## P
// ACTIVEPRO
module ACTIVEPRO (
    input       RESET,
    input       SYS_CLOCK,                
    output reg  ACTIVE_DATA ,             
    output reg  ACTIVE_CLOCK,             
    input [511:0] ACTIVE_MESSAGE,         
    input [5:0] ACTIVE_CHANNEL,           
    input  ACTIVE_WR                      
    );
For scale: roughly 1800 cells after synthesis, roughly 540 flip-flops, roughly 520 I/O pins, roughly 23000 um2 of cells after synthesis.
Settings: LEC_CHECK=0, ABC_AREA=1, CAP_MARGIN=15, CELL_PAD_IN_SITES_DETAIL_PLACEMENT=0, CELL_PAD_IN_SITES_GLOBAL_PLACEMENT=2, CORE_ASPECT_RATIO=0.92, CORE_MARGIN=2, CORE_UTILIZATION=59, CTS_CLUSTER_DIAMETER=80, CTS_CLUSTER_SIZE=80, GPL_TIMING_DRIVEN=0, HOLD_SLACK_MARGIN=-0.01, MIN_ROUTING_LAYER=met2, PLACE_DENSITY_LB_ADDON=0.04, SLEW_MARGIN=35, TNS_END_PERCENT=65; clock period 2.73 ns.
run.sh (not shown) runs the stock make flow with config.mk's settings and CLKGATE_MAP_FILE=.
Status(P) = ERROR, stage = global placement (3_3_place_gp)
Input-level comparison between Q and P:
# P
export LEC_CHECK = 0
export ABC_AREA = 1
export CAP_MARGIN = 15
export CELL_PAD_IN_SITES_DETAIL_PLACEMENT = 0
export CELL_PAD_IN_SITES_GLOBAL_PLACEMENT = 2
export CORE_ASPECT_RATIO = 0.92
export CORE_MARGIN = 2
export CORE_UTILIZATION = 59
export CTS_CLUSTER_DIAMETER = 80
export CTS_CLUSTER_SIZE = 80
export GPL_TIMING_DRIVEN = 0
export HOLD_SLACK_MARGIN = -0.01
export MIN_ROUTING_LAYER = met2
export PLACE_DENSITY_LB_ADDON = 0.04
export SLEW_MARGIN = 35
export TNS_END_PERCENT = 65
create_clock -name core_clock -period 2.73 [get_ports {SYS_CLOCK}]
# Q
export LEC_CHECK = 0
export CAP_MARGIN = 20
export CORE_MARGIN = 2
export CORE_UTILIZATION = 70
export CTS_CLUSTER_SIZE = 35
export GPL_ROUTABILITY_DRIVEN = 0
export SETUP_SLACK_MARGIN = -0.26
export SLEW_MARGIN = 5
create_clock -name core_clock -period 2.59 [get_ports {SYS_CLOCK}]
Findings:
Q did not finish; a tool error ended it in clock tree synthesis (4_1_cts).
Comparing cell count listed in synth_stat.txt for P and Q, the smaller number came from Q.
Share of cell area taken by muxes after synthesis for Q: 13 points up relative to P
Area of the die: Q better than P
Going from P to Q, cell area after synthesis saw a decrease, yosys-reported design area after synthesis now smaller, register share after synthesis +0.45 points, total nets after synthesis lost 22%.
Re number of placement rows: P was higher than Q.
### Q -> R
# Q
export LEC_CHECK = 0
export CAP_MARGIN = 20
export CORE_MARGIN = 2
export CORE_UTILIZATION = 70
export CTS_CLUSTER_SIZE = 35
export GPL_ROUTABILITY_DRIVEN = 0
export SETUP_SLACK_MARGIN = -0.26
export SLEW_MARGIN = 5
create_clock -name core_clock -period 2.59 [get_ports {SYS_CLOCK}]
# R
export LEC_CHECK = 0
export CAP_MARGIN = 20
export CORE_MARGIN = 2
export CORE_UTILIZATION = 61
export CTS_CLUSTER_SIZE = 94
export GPL_ROUTABILITY_DRIVEN = 0
export SETUP_SLACK_MARGIN = -0.26
export SLEW_MARGIN = 40
create_clock -name core_clock -period 2.59 [get_ports {SYS_CLOCK}]
Findings:
[flow] R | stages: complete | final checks: fail | reason: setup timing
Number of cell rows (R vs. Q) increases by a little under 10%
On placeable core region, R does worse than Q.
[compare] base=Q new=R: area enclosed by the die boundary up about 14%; number of placed cells counting well taps up 98; number of nets at floorplan flat; area after detailed placement up 1.4%.
Changes in S relative to R:
# R
export LEC_CHECK = 0
export CAP_MARGIN = 20
export CORE_MARGIN = 2
export CORE_UTILIZATION = 61
export CTS_CLUSTER_SIZE = 94
export GPL_ROUTABILITY_DRIVEN = 0
export SETUP_SLACK_MARGIN = -0.26
export SLEW_MARGIN = 40
create_clock -name core_clock -period 2.59 [get_ports {SYS_CLOCK}]
# S
export LEC_CHECK = 0
export CAP_MARGIN = 20
export CORE_MARGIN = 2
export CORE_UTILIZATION = 59
export PLACE_DENSITY = 0.6
export SLEW_MARGIN = 20
create_clock -name core_clock -period 2.55 [get_ports {SYS_CLOCK}]
### Flow results
Between R and S, register-to-register slack is higher for R, S comes in under that. S vs. R: total cell area at the placement stage up about 0.43%; later-pin clock latency in the skew report neither gained nor lost much. Between S and R, it is S whose number of buffers other than clock buffers in the final layout is higher, by 50. Each of R and S falls short of a clean finish. From the logs: R reached the end of the flow and failed the layout checks with setup timing. Core utilization essentially unchanged between S and R. In S the number of detailed-routing iterations run before antenna repair turned out 1 higher than in R. The setup slack of S is smaller than that of R. Between S and R, it is S whose sequential share of layout area is lower, by 1.5 points.

Starting RTL as in the previous note.
==> flow/config.mk <==
export PLATFORM = sky130hd
export DESIGN_NAME = ACTIVEPRO
export DESIGN_NICKNAME = ACTIVEPRO
export VERILOG_FILES = /design/flow/design.v
export SDC_FILE = /design/flow/constraint.sdc
export NUM_CORES = 4
export LEC_CHECK = 0
export CAP_MARGIN = 20
export CORE_MARGIN = 2
export CORE_UTILIZATION = 63
export CTS_CLUSTER_SIZE = 42
export PLACE_DENSITY = 0.6
export SLEW_MARGIN = 20
==> flow/constraint.sdc <==
create_clock -name core_clock -period 2.55 [get_ports {SYS_CLOCK}]
set_input_delay 0.5100 -clock core_clock [delete_from_list [all_inputs] [get_ports {SYS_CLOCK}]]
set_output_delay 0.5100 -clock core_clock [all_outputs]
set_load 0.01 [all_outputs]
The first run did not get past global routing.
Edit:
Settings changed: CORE_UTILIZATION 63 to 50, CTS_CLUSTER_SIZE 42 to not set.
Clock period 2.55 ns to 4.58 ns, I/O delays scaled along.
Result: This time the run went through all stages and came out clean; die size rises by 25%; area after synthesis stays the same; synthesized cell count stays the same.

Starting RTL as in the previous note.
Settings: LEC_CHECK=0, CAP_MARGIN=20, CORE_MARGIN=2, CORE_UTILIZATION=62, PLACE_DENSITY=0.6, SLEW_MARGIN=20; clock period 3.43 ns.
Rerun with:
- CORE_UTILIZATION: 62 -> 72
- clock period: 3.43 -> 4.58 ns (I/O delays scaled with it)
What happened: Now the flow died in clock tree synthesis. Die area came out lower by 14%. Synthesized area is unchanged. Synthesized cell count stays the same.
Rerun with:
- CORE_UTILIZATION: 72 -> 40
- CTS_CLUSTER_SIZE: unset -> 76
- PLACE_DENSITY: 0.6 -> unset
- SLEW_MARGIN: 20 -> 15
- clock period: 4.58 -> 10.0 ns (I/O delays scaled with it)
After rerunning: With this change the flow completed with no timing, DRC or antenna violations. Synthesized cell count does not change. Die area is higher by about 80%. Synthesized area is unchanged.

ACTIVEPRO again, from the RTL that the note above started with.
export LEC_CHECK = 0
export CAP_MARGIN = 20
export CORE_MARGIN = 2
export CORE_UTILIZATION = 60
export CTS_CLUSTER_SIZE = 61
export GPL_ROUTABILITY_DRIVEN = 1
export PLACE_DENSITY_LB_ADDON = 0.27
export SETUP_SLACK_MARGIN = 0.53
export SLEW_MARGIN = 40
export TNS_END_PERCENT = 25
create_clock -name core_clock -period 7.07 [get_ports {SYS_CLOCK}]
The baseline produced a clean layout.
Change:
- CORE_UTILIZATION: 60 -> 58
- CTS_CLUSTER_SIZE: 61 -> 48
- GPL_ROUTABILITY_DRIVEN: 1 -> not set
- PLACE_DENSITY_LB_ADDON: 0.27 -> not set
- SETUP_SLACK_MARGIN: 0.53 -> not set
- SLEW_MARGIN: 40 -> 20
- TNS_END_PERCENT: 25 -> not set
- clock period: 7.07 -> 2.55 ns (I/O delays scaled with it)
This time the run produced a layout that fails on setup timing. Via count grows by a few percent. Design area grows by a few percent. Hold slack gets worse by 0.38 ns. Total power grows to 2.7 times its value. Utilization grows by 2.3 points.
Change:
- CELL_PAD_IN_SITES_GLOBAL_PLACEMENT: not set -> 2
- CORE_UTILIZATION: 58 -> 50
- CTS_CLUSTER_SIZE: 48 -> not set
- MIN_ROUTING_LAYER: not set -> met2
- PLACE_DENSITY_LB_ADDON: not set -> 0.04
- clock period: 2.55 -> 10.0 ns (I/O delays scaled with it)
After rerunning:
- With this change the flow went through all stages and came out clean
- clock-buffer cell count increases by 8
- cell area decreases by 5.9%
- cell count decreases by 3.4%
- synthesized cell count does not change
- non-clock buffer count decreases by 198
- power decreases by 74%
- sequential share of layout area increases by 3.1 points

== try-garnet ==
Starting RTL as in the previous note.
Settings: LEC_CHECK=0, ABC_AREA=1, CAP_MARGIN=20, CORE_MARGIN=2, CORE_UTILIZATION=72, CTS_CLUSTER_SIZE=14, GPL_ROUTABILITY_DRIVEN=0, HOLD_SLACK_MARGIN=0.29, PLACE_DENSITY_LB_ADDON=0.27, SETUP_SLACK_MARGIN=0.28, SLEW_MARGIN=40; clock period 2.24 ns.
In the summary table, try-garnet is marked failed, with error DPL-0033 raised in detailed placement.
What try-amber does differently from try-garnet at the input level:
- setting TNS_END_PERCENT to 5 for the first time
- removing PLACE_DENSITY_LB_ADDON (formerly 0.27)
- removing ABC_AREA (formerly 1)
- removing HOLD_SLACK_MARGIN (formerly 0.29)
- removing GPL_ROUTABILITY_DRIVEN (formerly 0)
- changing SLEW_MARGIN from 40 to 20
- setting CTS_CLUSTER_DIAMETER to 67 for the first time
- removing SETUP_SLACK_MARGIN (formerly 0.28)
- removing CTS_CLUSTER_SIZE (formerly 14)
- setting PLACE_DENSITY to 0.6 for the first time
- changing the clock period (ns, I/O delays scaled along) from 2.24 to 3.43
==> comparison <==
As the logs show, try-amber stopped at clock tree synthesis after a tool error, so it never reached the end of the flow.
Compared with try-garnet, try-amber shows a lower row count.
Diff try-garnet -> try-amber: standard cell core area fell 2.0%, yosys synthesis chip area fell about 0.64%.
### try-amber -> try-willow
- PLACE_DENSITY removed (was 0.6)
- CTS_CLUSTER_DIAMETER removed (was 67)
- CTS_CLUSTER_SIZE newly set to 33
- PLACE_DENSITY_LB_ADDON newly set to 0.03
- TNS_END_PERCENT removed (was 5)
- SETUP_SLACK_MARGIN newly set to 1.58
- the clock period (ns, I/O delays scaled along) changed from 3.43 to 5.49
### Flow results
- FAIL try-willow @ clock tree synthesis: tool exited with error
- In the summary table, try-amber is marked failed, with error DPL-0038 raised in clock tree synthesis.
- The pre-CTS setup slack of try-willow exceeds that of try-amber by 1.59 ns.
- As far as total of buffers placed on input and output ports goes, try-amber and try-willow are indistinguishable; the numbers are identical.
- Against try-amber, try-willow comes in 6.2 mm lower on post-detailed-placement half-perimeter wirelength.
- Die footprint came out exactly the same in try-amber and try-willow.
- Post-placement cell area, try-amber and try-willow, lower one = try-willow.
- On synthesized area, try-amber and try-willow are basically level.
- Diff try-amber..try-willow | share of synthesized area spent on multiplexers | negligible
The inputs of try-fjord differ from those of try-willow as listed below.
- putting TNS_END_PERCENT at 5 where nothing was set
- swapping 1.58 for 1.03 in SETUP_SLACK_MARGIN
- clearing CTS_CLUSTER_SIZE, which used to be 33
- swapping 72 for 62 in CORE_UTILIZATION
- clearing PLACE_DENSITY_LB_ADDON, which used to be 0.03
- putting PLACE_DENSITY at 0.6 where nothing was set
- swapping 5.49 for 3.43 in the clock period (ns, I/O delays scaled along)
==> results <==
- Flow for try-willow halted at clock tree synthesis, error code DPL-0033.
- Every stage of the flow completed for try-fjord, and the final layout passed the timing, design-rule and antenna checks.
- try-fjord: fraction of the core area occupied by cells at floorplan lower than try-willow
- try-fjord against try-willow: x dimension of the die grew by 7.6%; total core area grew by about 16%; total placed instance area grew by 490 µm².
- Compared to try-willow, try-fjord was floorplanned on a bigger die.
- Min half-perimeter wire length after detailed placement across try-fjord and try-willow: try-fjord
- Summary: with try-willow as the reference, vertical die size in try-fjord moved up by a little under 10%.
- Going from try-willow to try-fjord, cell row count grew by a little under 10%.
Setup changes, try-fjord to try-nickel
- swapping 62 for 72 in CORE_UTILIZATION
- clearing SETUP_SLACK_MARGIN, which used to be 1.03
## What came out
Summary of try-fjord and try-nickel: one run falls short of a clean finish, namely try-nickel. try-nickel did not finish; the tool stopped in clock tree synthesis with error DPL-0038. [try-nickel] horizontal die size fell 14 µm relative to try-fjord. try-fjord → try-nickel: synthesized chip area reported by yosys about even; vertical extent of the die decreased by 7.1% relative to the old numbers; number of cells after detailed placement went down. On half-perimeter wire length of the detailed placement result, try-fjord beats try-nickel. Post-synthesis share of cell area spent on full adders, half adders and majority gates came out exactly the same in try-nickel and try-fjord. [diff] worst-case setup slack after placement, try-nickel relative to try-fjord: regression. try-nickel against try-fjord: pre-placement core utilization went up 10 points, overall die area went down 0.0052 mm².
The inputs of try-harbor differ from those of try-nickel as listed below.
- SETUP_SLACK_MARGIN newly set to 1.29
- CTS_CLUSTER_DIAMETER newly set to 254
- CTS_CLUSTER_SIZE newly set to 98
- PLACE_DENSITY changed from 0.6 to 0.36
- TNS_END_PERCENT changed from 5 to 10
- ABC_AREA newly set to 1
- the clock period (ns, I/O delays scaled along) changed from 3.43 to 4.76
==> results <==
try-harbor failed in global routing with ODB-0269.
On area share of and-or/or-and cells after synthesis: between try-harbor and try-nickel, it ends up higher for try-harbor.
Diff try-harbor and try-nickel: die width higher in try-harbor
| simple-gate share of the synthesized area | higher: try-harbor |
Compared with try-nickel, try-harbor shows area reported by Yosys stat higher by about 0.65%.
Compared with try-nickel, try-harbor degrades area after synthesis.
Distinct cell type count after synthesis delta for try-harbor relative to try-nickel: 33% lower
Of try-harbor and try-nickel, the higher number of instances in the synthesized netlist belongs to try-harbor.
Power figures rest on the tool's default switching activity, not on a simulated workload.
